Design cordic, start of the top module:
module cordic #(
    parameter data_width = 16,
    parameter iterations = 15
    )(
    input clk,
    input reset_n,
    input logic signed [data_width-1:0] angle,
    input logic signed [data_width-1:0] x_i,
    input logic signed [data_width-1:0] y_i,
    output logic signed [data_width-1:0] cos,
    output logic signed [data_width-1:0] sin,
    input valid_in,
    output logic valid_out
    );
Settings: LEC_CHECK=0, CAP_MARGIN=20, CORE_MARGIN=2, CORE_UTILIZATION=70, CTS_CLUSTER_DIAMETER=53, MAX_ROUTING_LAYER=met4, SLEW_MARGIN=20; clock period 3.09 ns.
run.sh (not shown) runs the stock make flow with config.mk's settings and CLKGATE_MAP_FILE=.
The baseline reached the layout checks and failed them: negative setup slack.
Then changed:
CORE_UTILIZATION = 71   (was 70)
CTS_CLUSTER_DIAMETER = unset   (was 53)
CTS_CLUSTER_SIZE = 14   (was unset)
MAX_ROUTING_LAYER = unset   (was met4)
clock period = 2.58 ns   (was 3.09 ns; I/O delays follow)
Outcome: With this change the flow did not get past clock tree synthesis (4_1_cts) with DPL-0038. Area after synthesis stays the same. Die area goes down by 1.4%. Synthesized cell count is unchanged.
Then changed:
CORE_UTILIZATION = 40   (was 71)
CTS_CLUSTER_SIZE = unset   (was 14)
clock period = 3.8 ns   (was 2.58 ns; I/O delays follow)
Effect:
- The new run finished with timing, DRC and antenna clean
- die area goes up by about 80%
- area after synthesis stays the same
- synthesized cell count does not change
Then changed:
CORE_UTILIZATION = 71   (was 40)
PLACE_DENSITY_LB_ADDON = 0.01   (was unset)
clock period = 2.75 ns   (was 3.8 ns; I/O delays follow)
Now the flow aborted during clock tree synthesis (4_1_cts).
Die area came out lower by 43%.
Synthesized cell count does not change.
Synthesized area stays the same.


Starting RTL as in the previous note.
## cordic
module cordic #(
    parameter data_width = 16,
    parameter iterations = 15
    )(
    input clk,
    input reset_n,
    input logic signed [data_width-1:0] angle,
    input logic signed [data_width-1:0] x_i,
    input logic signed [data_width-1:0] y_i,
    output logic signed [data_width-1:0] cos,
    output logic signed [data_width-1:0] sin,
    input valid_in,
    output logic valid_out
    );
    logic signed [data_width-1:0] atan_table [0:iterations-1];
    assign atan_table[0]  = 'd12867;   
    assign atan_table[1]  = 'd7596;    
    assign atan_table[2]  = 'd4013;    
    assign atan_table[3]  = 'd2037;    
    assign atan_table[4]  = 'd1021;    
    assign atan_table[5]  = 'd511;     
    assign atan_table[6]  = 'd256;     
    assign atan_table[7]  = 'd128;     
    assign atan_table[8]  = 'd64;      
    assign atan_table[9]  = 'd32;      
    assign atan_table[10] = 'd16;      
    assign atan_table[11] = 'd8;       
    assign atan_table[12] = 'd4;       
    assign atan_table[13] = 'd2;       
    assign atan_table[14] = 'd1;       
    logic signed [data_width-1:0] x [0:iterations], y [0:iterations], z [0:iterations];
    logic [$clog2(iterations)-1:0] iteration;
    logic valid_pipe [0:iterations];
    always_ff @(posedge clk or negedge reset_n) begin
        if (!reset_n) begin
            x[0] <= 0;
            y[0] <= 0;
            z[0] <= 0;
            valid_pipe[0] <= 0;
        end else if (valid_in) begin
            case (angle[15:14])
                2'b00: begin
                    x[0] <= x_i;
                    y[0] <= y_i;
                    z[0] <= angle;
                end
                2'b01: begin
                    x[0] <= -y_i;
                    y[0] <= x_i;
                    z[0] <= {2'b00, angle[13:0]};
                end
                2'b10: begin
                    x[0] <= -x_i;
                    y[0] <= -y_i;
  ...
Settings: LEC_CHECK=0, CAP_MARGIN=20, CELL_PAD_IN_SITES_GLOBAL_PLACEMENT=3, CORE_MARGIN=2, CORE_UTILIZATION=31, CTS_CLUSTER_DIAMETER=44, GPL_TIMING_DRIVEN=1, HOLD_SLACK_MARGIN=0.27, MAX_ROUTING_LAYER=met5, SETUP_SLACK_MARGIN=-0.19, SLEW_MARGIN=15, TNS_END_PERCENT=85; clock period 2.45 ns.
The starting point completed and failed the layout checks on negative setup slack.
Edit:
Settings changed: ABC_AREA set to 1, CORE_ASPECT_RATIO set to 0.85, CORE_UTILIZATION 31 to 54, CTS_CLUSTER_DIAMETER 44 to 198, HOLD_SLACK_MARGIN 0.27 to 0.06, MAX_ROUTING_LAYER met5 to met4, MIN_ROUTING_LAYER set to met2, PLACE_DENSITY set to 0.78, SETUP_SLACK_MARGIN -0.19 to 0.59.
With this change the flow aborted during global placement without I/O (3_1_place_gp_skip_io) with GPL-0301.
Die size went down by well over a third.
Synthesized cell count went up by well over a third.
Synthesized area went up by a few percent.
Edit:
Settings changed: ABC_AREA 1 to unset, CELL_PAD_IN_SITES_GLOBAL_PLACEMENT 3 to unset, CORE_ASPECT_RATIO 0.85 to unset, CORE_UTILIZATION 54 to 72, CTS_CLUSTER_DIAMETER 198 to unset, GPL_TIMING_DRIVEN 1 to unset, HOLD_SLACK_MARGIN 0.06 to unset, MAX_ROUTING_LAYER met4 to unset, MIN_ROUTING_LAYER met2 to unset, PLACE_DENSITY 0.78 to unset, SETUP_SLACK_MARGIN 0.59 to 0.92, SLEW_MARGIN 15 to 20, TNS_END_PERCENT 85 to unset.
Clock period 2.45 ns to 3.09 ns, I/O delays scaled along.
With this change the flow aborted during global routing (5_1_grt) (GRT-0232).
Synthesized area goes down by 6.4%.
Synthesized cell count goes down by 29%.
Die size goes down by 30%.
Edit:
Settings changed: CAP_MARGIN 20 to 10, CTS_CLUSTER_DIAMETER set to 352, CTS_CLUSTER_SIZE set to 35, PLACE_DENSITY_LB_ADDON set to 0.23.
The new run never finished: it broke off in global routing (5_1_grt).
Area after synthesis does not change.
Die size is unchanged.
Synthesized cell count is unchanged.
Edit:
Settings changed: ABC_AREA set to 1, CAP_MARGIN 10 to 20, CTS_CLUSTER_DIAMETER 352 to unset, CTS_CLUSTER_SIZE 35 to 99, PLACE_DENSITY set to 0.37, PLACE_DENSITY_LB_ADDON 0.23 to unset, SETUP_SLACK_MARGIN 0.92 to unset, TNS_END_PERCENT set to 20.
Clock period 3.09 ns to 1.97 ns, I/O delays scaled along.
After rerunning: The new run failed in clock tree synthesis (4_1_cts) on DPL-0038. Die size came out higher by 6.8%. Area after synthesis climbs by 6.9%. Synthesized cell count goes up by 41%.
